==> inputs of run a <==
==> flow/design.v <==
`timescale 1ns / 1ps
module fir_7_7(
    input clk,
    input rst,
    input [7:0] weight_data,
    input [2:0] weight_idx,
    input weight_valid,
    output weight_ready,
    input [7:0] input_data,
    input input_valid,
    output input_ready,
    output [15:0] output_data,
    input output_ready,
    output output_valid 
    );
    reg i_ready;
    reg w_ready;
    assign input_ready = i_ready;
    assign weight_ready = w_ready;
    wire [15:0] products [6:0];
    wire [15:0] sums [ 5:0];
    reg [7:0] inputs [6:0];
    reg [7:0] weights [6:0];
    reg [15:0] result;
    assign output_data = result;
    reg output_valid_delay;
    reg output_valid_r;
    assign output_valid = output_valid_r;
    always@(posedge clk)
    begin
        if(input_valid & input_ready)
            output_valid_delay <= 1;
        else
            output_valid_delay <= 0;
        output_valid_r <= output_valid_delay;
    end
    always@(posedge clk)
    begin
        if(rst)
        begin
            inputs[0] <= 0;
            inputs[1] <= 0;
            inputs[2] <= 0;
            inputs[3] <= 0;
            inputs[4] <= 0;
            inputs[5] <= 0;
            inputs[6] <= 0;
            weights[0] <= 0;
            weights[1] <= 0;
            weights[2] <= 0;
            weights[3] <= 0;
            weights[4] <= 0;
            weights[5] <= 0;
            weights[6] <= 0;
            result <= 0;
            i_ready <= 0;
            w_ready <= 0;
        end else begin
            i_ready <= 1;
            w_ready <= 1;
            if(weight_ready & weight_valid)begin
                weights[weight_idx] <= weight_data;
            end
            if(input_valid & input_ready)begin
                inputs[0] <= input_data;
                inputs[1] <= inputs[0];
                inputs[2] <= inputs[1];
                inputs[3] <= inputs[2];
                inputs[4] <= inputs[3];
                inputs[5] <= inputs[4];
                inputs[6] <= inputs[5];
            end
            if(output_valid & output_ready)begin
                result <= sums[5];
            end
        end
    end
    multiplier m0(inputs[0], weights[0], products[0]);
    multiplier m1(inputs[1], weights[1], products[1]);
    multiplier m2(inputs[2], weights[2], products[2]);
    multiplier m3(inputs[3], weights[3], products[3]);
    multiplier m4(inputs[4], weights[4], products[4]);
    multiplier m5(inputs[5], weights[5], products[5]);
    multiplier m6(inputs[6], weights[6], products[6]);
    adder a0(products[0], products[1], sums[0]);
    adder a1(products[2], products[3], sums[1]);
    adder a2(products[4], products[5], sums[2]);
    adder a3(products[6], sums[0], sums[3]);
    adder a4(sums[1], sums[2], sums[4]);
    adder a5(sums[3], sums[4], sums[5]);
endmodule
module adder(
    input [15:0] addend1,
    input [15:0] addend2,
    output [15:0] sum
    );
    assign sum = addend1 + addend2;
endmodule
module multiplier(
    input [7:0] weight_data,
    input [7:0] input_data,
    output [15:0] product
    );
    assign product = weight_data * input_data;
endmodule
==> flow/run.sh <==
#!/bin/bash
# the make line also repeats each setting of config.mk as NAME=value (left out here)
make -C /OpenROAD-flow-scripts/flow DESIGN_CONFIG=/design/flow/config.mk WORK_HOME=/design/flow/orfs CLKGATE_MAP_FILE= finish
==> flow/config.mk <==
export PLATFORM = sky130hd
export DESIGN_NAME = fir_7_7
export DESIGN_NICKNAME = fir_7_7
export VERILOG_FILES = /design/flow/design.v
export SDC_FILE = /design/flow/constraint.sdc
export NUM_CORES = 4
export LEC_CHECK = 0
export ABC_AREA = 1
export CAP_MARGIN = 30
export CORE_MARGIN = 2
export CORE_UTILIZATION = 63
export CTS_CLUSTER_DIAMETER = 319
export GPL_TIMING_DRIVEN = 1
export MAX_ROUTING_LAYER = met5
export SETUP_SLACK_MARGIN = 0.24
export SLEW_MARGIN = 20
==> flow/constraint.sdc <==
create_clock -name core_clock -period 6.37 [get_ports {clk}]
set_input_delay 1.2740 -clock core_clock [delete_from_list [all_inputs] [get_ports {clk}]]
set_output_delay 1.2740 -clock core_clock [all_outputs]
set_load 0.01 [all_outputs]
==> inputs of run b, as changes to run a <==
Settings changed: ABC_AREA 1 to unset, CAP_MARGIN 30 to 20, CORE_UTILIZATION 63 to 9, CTS_CLUSTER_DIAMETER 319 to unset, GPL_TIMING_DRIVEN 1 to unset, MAX_ROUTING_LAYER met5 to unset, SETUP_SLACK_MARGIN 0.24 to unset.
==> flow/constraint.sdc (replaced) <==
create_clock -name core_clock -period 9.52 [get_ports {clk}]
set_input_delay 1.9040 -clock core_clock [delete_from_list [all_inputs] [get_ports {clk}]]
set_output_delay 1.9040 -clock core_clock [all_outputs]
set_load 0.01 [all_outputs]
==> inputs of run c, as changes to run a <==
Settings changed: CORE_UTILIZATION 63 to 72, MIN_ROUTING_LAYER set to met2, PLACE_DENSITY set to 0.92, SETUP_SLACK_MARGIN 0.24 to 0.9.
==> flow/constraint.sdc (replaced) <==
create_clock -name core_clock -period 5.7 [get_ports {clk}]
set_input_delay 1.1400 -clock core_clock [delete_from_list [all_inputs] [get_ports {clk}]]
set_output_delay 1.1400 -clock core_clock [all_outputs]
set_load 0.01 [all_outputs]
==> run notes <==
Figures from the implementation reports.

- The run finished with no timing, DRC or antenna violations.
- The length of the first detailed-routing pass in iterations reads 7.
- The amount of wire on met2 after detailed routing is 27.3 mm.
- The share of power burned in the clock network reads 0.473.
That was run b.
==> run notes <==
Figures from the implementation reports.

- The run finished, with violations left.
- In this run the layout check failures are negative setup slack.
- The worst path setup slack after routing is -0.349 ns.
- The setup violation total in the final timing report reads 11.
That was run a.
==> run notes <==
Implementation numbers.

- The total die size reads 30300 µm².
- The first error in the log reads "[ERROR GRT-0232] Routing congestion too high. Check the congestion heatmap in the GUI".
- The post-synthesis cell type count is 33.
- The library cell with the highest instance count after synthesis reads sky130_fd_sc_hd__inv_1.
- The flow did not finish.
- The met3 demand-to-capacity share in global routing reads 0.857.
- According to the logs, the last stage reached was global routing.
That was run c.

==> inputs of build 58 <==
RTL: the design.v shown in full above, as it stands there.
export LEC_CHECK = 0
export ABC_AREA = 1
export CAP_MARGIN = 20
export CORE_ASPECT_RATIO = 1.91
export CORE_MARGIN = 2
export CORE_UTILIZATION = 40
export CTS_CLUSTER_DIAMETER = 235
export CTS_CLUSTER_SIZE = 53
export GPL_ROUTABILITY_DRIVEN = 0
export PLACE_DENSITY = 0.63
export SLEW_MARGIN = 5
create_clock -name core_clock -period 8.0 [get_ports {clk}]
run.sh (not shown) runs the stock make flow with config.mk's settings and CLKGATE_MAP_FILE=.
==> inputs of trial 21, as changes to build 58 <==
CORE_ASPECT_RATIO = unset   (was 1.91)
CORE_UTILIZATION = 65   (was 40)
CTS_CLUSTER_DIAMETER = 163   (was 235)
CTS_CLUSTER_SIZE = 98   (was 53)
GPL_ROUTABILITY_DRIVEN = unset   (was 0)
PLACE_DENSITY = unset   (was 0.63)
SLEW_MARGIN = 20   (was 5)
==> flow/constraint.sdc (replaced) <==
create_clock -name core_clock -period 9.52 [get_ports {clk}]
set_input_delay 1.9040 -clock core_clock [delete_from_list [all_inputs] [get_ports {clk}]]
set_output_delay 1.9040 -clock core_clock [all_outputs]
set_load 0.01 [all_outputs]
==> comparison table <==
|  | build 58 | trial 21 |
|---|---|---|
| Die boundary height | 319.2 um | 182.9 um |
| Internal power component | 1.803 mW | 1.485 mW |
| Critical register-to-register path endpoint | result[12] | result[9] |
| Maximum clock skew at final layout | 14.28 ps | 12.14 ps |
| Met1 track demand over resource | 22.55% | 48.35% |
| Clock Buffer Count | 18 | 20 |
| Post-Place Worst Slack | 909.2 ps | 2472 ps |
| Critical Path Source | inputs[0][5] | inputs[6][6] |
| Logic pwr share | 50.4% | 49.5% |
| Combinational logic power | 1.66 mW | 1.33 mW |
| Sw frac | 45.39% | 44.75% |
| Routed length on met2 | 31.84 mm | 25.28 mm |
| Maximum fanout encountered on the critical timing path | 10 | 9 |
| ClkCell Share | 2.627% | 2.609% |
| Status | finished clean | finished clean |

==> inputs of run C <==
Starts from the design.v that is shown in full above.
export LEC_CHECK = 0
export ABC_AREA = 1
export CAP_MARGIN = 10
export CORE_MARGIN = 2
export CORE_UTILIZATION = 72
export CTS_CLUSTER_DIAMETER = 319
export GPL_TIMING_DRIVEN = 1
export HOLD_SLACK_MARGIN = 0.29
export MAX_ROUTING_LAYER = met5
export PLACE_DENSITY = 0.69
export SETUP_SLACK_MARGIN = 0.58
export SLEW_MARGIN = 20
create_clock -name core_clock -period 6.37 [get_ports {clk}]
==> run P: changes against run C <==
Settings changed: CAP_MARGIN 10 to 20, CTS_CLUSTER_DIAMETER 319 to 209, CTS_CLUSTER_SIZE from default to 99, GPL_TIMING_DRIVEN 1 to default, HOLD_SLACK_MARGIN 0.29 to default, MAX_ROUTING_LAYER met5 to default, PLACE_DENSITY 0.69 to default, SETUP_SLACK_MARGIN 0.58 to default, TNS_END_PERCENT from default to 10.
==> flow/constraint.sdc (replaced) <==
create_clock -name core_clock -period 4.87 [get_ports {clk}]
set_input_delay 0.9740 -clock core_clock [delete_from_list [all_inputs] [get_ports {clk}]]
set_output_delay 0.9740 -clock core_clock [all_outputs]
set_load 0.01 [all_outputs]
==> qor summary <==
Launch point of the worst path: run C weights[2][4]; run P weights[0][4]
Worst Tran Pin Value: run C 1.05 ns; run P 0.954 ns
WL/cell: run C 18.8 um; run P 18.6 um
Detailed placer's ending HPWL: run C 48.1 mm; run P 47.9 mm
Minimum clock period: run C 6.79 ns; run P 6.80 ns
Buffers & Inverters on Critical Path: run C 9; run P 6
Status: run C complete, but fails checks; run P complete, but fails checks
Reasons for failing layout checks: run C negative setup slack; run P negative setup slack
Internal power consumption: run C 2.89 mW; run P 3.91 mW
Logic depth of the worst path, buffers included: run C 29; run P 26
Placement-stage worst setup slack: run C -0.398 ns; run P -1.87 ns
Seq/total area: run C 0.130; run P 0.131
Largest net degree at the start of global routing: run C 52; run P 59
Total setup violations reported at the end of the flow: run C 11; run P 14
Detailed-route wire length: run C 58.8 mm; run P 58.1 mm
Overall global routing resource usage: run C 0.409; run P 0.404
Required time of the critical path: run C 6.69 ns; run P 5.20 ns
Slowest-stage cell, CP: run C sky130_fd_sc_hd__fa_2; run P sky130_fd_sc_hd__fa_1
Register cell area after layout: run C 0.00312 sq mm; run P 0.00313 sq mm
Clock buffers and inverters, area share: run C 0.0241; run P 0.0287
Final core utilization: run C 0.840; run P 0.837
Multi-input combinational cell area: run C 0.0145 sq mm; run P 0.0143 sq mm
Period Utilization, post-route: run C 1.07; run P 1.40
Worst setup margin: run C -0.421 ns; run P -1.93 ns
Resized cells post-CTS: run C 55; run P 36

==> delta <==
RTL: the design.v shown in full above, as it stands there.
export LEC_CHECK = 0
export ABC_AREA = 1
export CAP_MARGIN = 30
export CORE_MARGIN = 8
export CORE_UTILIZATION = 50
export CTS_CLUSTER_DIAMETER = 319
export CTS_CLUSTER_SIZE = 98
export GPL_TIMING_DRIVEN = 0
export MAX_ROUTING_LAYER = met5
export PLACE_DENSITY = 0.89
export SETUP_SLACK_MARGIN = 0.24
export SLEW_MARGIN = 20
export TNS_END_PERCENT = 90
create_clock -name core_clock -period 9.18 [get_ports {clk}]
==> inputs of pepper, as changes to delta <==
- CAP_MARGIN: 30 -> 20
- CORE_MARGIN: 8 -> 2
- CORE_UTILIZATION: 50 -> 54
- CTS_CLUSTER_DIAMETER: 319 -> 163
- GPL_TIMING_DRIVEN: 0 -> default
- MAX_ROUTING_LAYER: met5 -> default
- PLACE_DENSITY: 0.89 -> default
- SETUP_SLACK_MARGIN: 0.24 -> default
- TNS_END_PERCENT: 90 -> default
==> flow/constraint.sdc (replaced) <==
create_clock -name core_clock -period 4.34 [get_ports {clk}]
set_input_delay 0.8680 -clock core_clock [delete_from_list [all_inputs] [get_ports {clk}]]
set_output_delay 0.8680 -clock core_clock [all_outputs]
set_load 0.01 [all_outputs]
==> results <==
metric                                                                                        delta                       pepper
Number of gates given a new drive strength after cts                                              0                           88
Combinational fraction of the cell area                                                      62.33%                       59.42%
Mean routed wirelength per cell                                                            17.43 um                     17.68 um
Number of OpenROAD warnings                                                                      26                           29
Critical Path Source                                                      inputs[6][6]$_SDFFE_PP0P_  weights[1][4]$_SDFFCE_PN0P_
Skew-Pair Late Insertion Delay                                                              0.47 ns                      0.46 ns
Nets                                                                                           3261                         3393
Power dissipated by switching net loads                                                    1.325 mW                     3.537 mW
Number of violations reported at the end of detailed-routing iteration 0                       1760                         1008
Height of the die                                                                          220.0 um                     200.3 um
Static leakage                                                                             13.38 nW                     14.58 nW
Clock network fraction of total power                                                         24.8%                        18.9%
Worst max-slew margin expressed relative to the limit                                        33.00%                       42.21%
Total chip power                                                                           2.943 mW                     8.082 mW
Switching share of power                                                                     45.03%                       43.76%
Outcome                                                                    timing/DRC/antenna clean   complete, but fails checks
Violated checks                                                                                   -         negative setup slack
Starting density of the core                                                                 50.85%                       54.99%
Setup repair after global routing missed its margin                                           false                         true
GRT Util Overall                                                                             24.04%                       30.72%
Clock network area share                                                                     2.627%                       2.340%
Highest clock frequency the design can meet                                               130.3 MHz                    148.5 MHz

==> inputs of run D <==
RTL: the design.v shown in full above, as it stands there.
==> flow/config.mk <==
export PLATFORM = sky130hd
export DESIGN_NAME = fir_7_7
export DESIGN_NICKNAME = fir_7_7
export VERILOG_FILES = /design/flow/design.v
export SDC_FILE = /design/flow/constraint.sdc
export NUM_CORES = 4
export LEC_CHECK = 0
export CAP_MARGIN = 20
export CORE_MARGIN = 2
export CORE_UTILIZATION = 29
export SLEW_MARGIN = 20
==> flow/constraint.sdc <==
create_clock -name core_clock -period 7.51 [get_ports {clk}]
set_input_delay 1.5020 -clock core_clock [delete_from_list [all_inputs] [get_ports {clk}]]
set_output_delay 1.5020 -clock core_clock [all_outputs]
set_load 0.01 [all_outputs]
==> inputs of run F, as changes to run D <==
Settings changed: ABC_AREA from default to 1, CORE_UTILIZATION 29 to 72, CTS_CLUSTER_SIZE from default to 73, PLACE_DENSITY_LB_ADDON from default to 0.01, SETUP_SLACK_MARGIN from default to 1.61.
==> flow/constraint.sdc (replaced) <==
create_clock -name core_clock -period 6.15 [get_ports {clk}]
set_input_delay 1.2300 -clock core_clock [delete_from_list [all_inputs] [get_ports {clk}]]
set_output_delay 1.2300 -clock core_clock [all_outputs]
set_load 0.01 [all_outputs]
==> inputs of run E, as changes to run D <==
Settings changed: CORE_UTILIZATION 29 to 72, CTS_CLUSTER_DIAMETER from default to 59.
==> flow/constraint.sdc (replaced) <==
create_clock -name core_clock -period 5.05 [get_ports {clk}]
set_input_delay 1.0100 -clock core_clock [delete_from_list [all_inputs] [get_ports {clk}]]
set_output_delay 1.0100 -clock core_clock [all_outputs]
set_load 0.01 [all_outputs]
==> qor summary <==
                                                                                  run E                     run F          run D
Leakage dissipation                                                             11.9 nW                   14.3 nW        10.9 nW
Per-instance average area after synthesis                                      9.41 µm²                  8.03 µm²       9.41 µm²
Vert. Die Dim                                                                    170 µm                    174 µm         266 µm
Destination of the critical timing path                                      result[14]                result[15]     result[14]
Cell area power density                                                      127 nW/µm²                228 nW/µm²    84.9 nW/µm²
P_comb                                                                         0.389 mW                   3.35 mW       0.197 mW
Number of post-CTS setup repair buffers                                              10                        11              0
Non-clk buf share                                                                 9.72%                     8.72%          4.06%
Share of the clock period used by the worst path after layout                      140%                      110%          95.9%
Psw                                                                            0.816 mW                   2.45 mW       0.518 mW
Largest stage delay on the critical path                                         580 ps                    600 ps         580 ps
Yosys cell count                                                                  2,113                     2,592          2,113
Count of plain and timing-repair buffers                                            279                       254            107
Detailed-route wire length                                                      58.7 mm                   57.9 mm        54.4 mm
Result of the run                                              finished with violations  finished with violations  timing/DRC/antenna clean
Violated checks                                                    negative setup slack      negative setup slack              -
Die Footprint                                                                29,000 µm²                30,300 µm²     70,700 µm²
Non-filler instance count after layout                                            2,693                     3,125          3,053
Critical path data arrival time                                                 7400 ps                   7120 ps        7580 ps
Switching Fraction                                                                27.5%                     45.1%          27.4%
Setup crit start                                                          weights[1][2]             weights[0][6]  weights[0][5]
Number of gates resized after cts                                                    60                        30              0
Cell total after placement                                                        2,639                     3,075          3,018
Syn_nets                                                                          2,721                     3,200          2,721
Power and IR drop assume default switching activity.
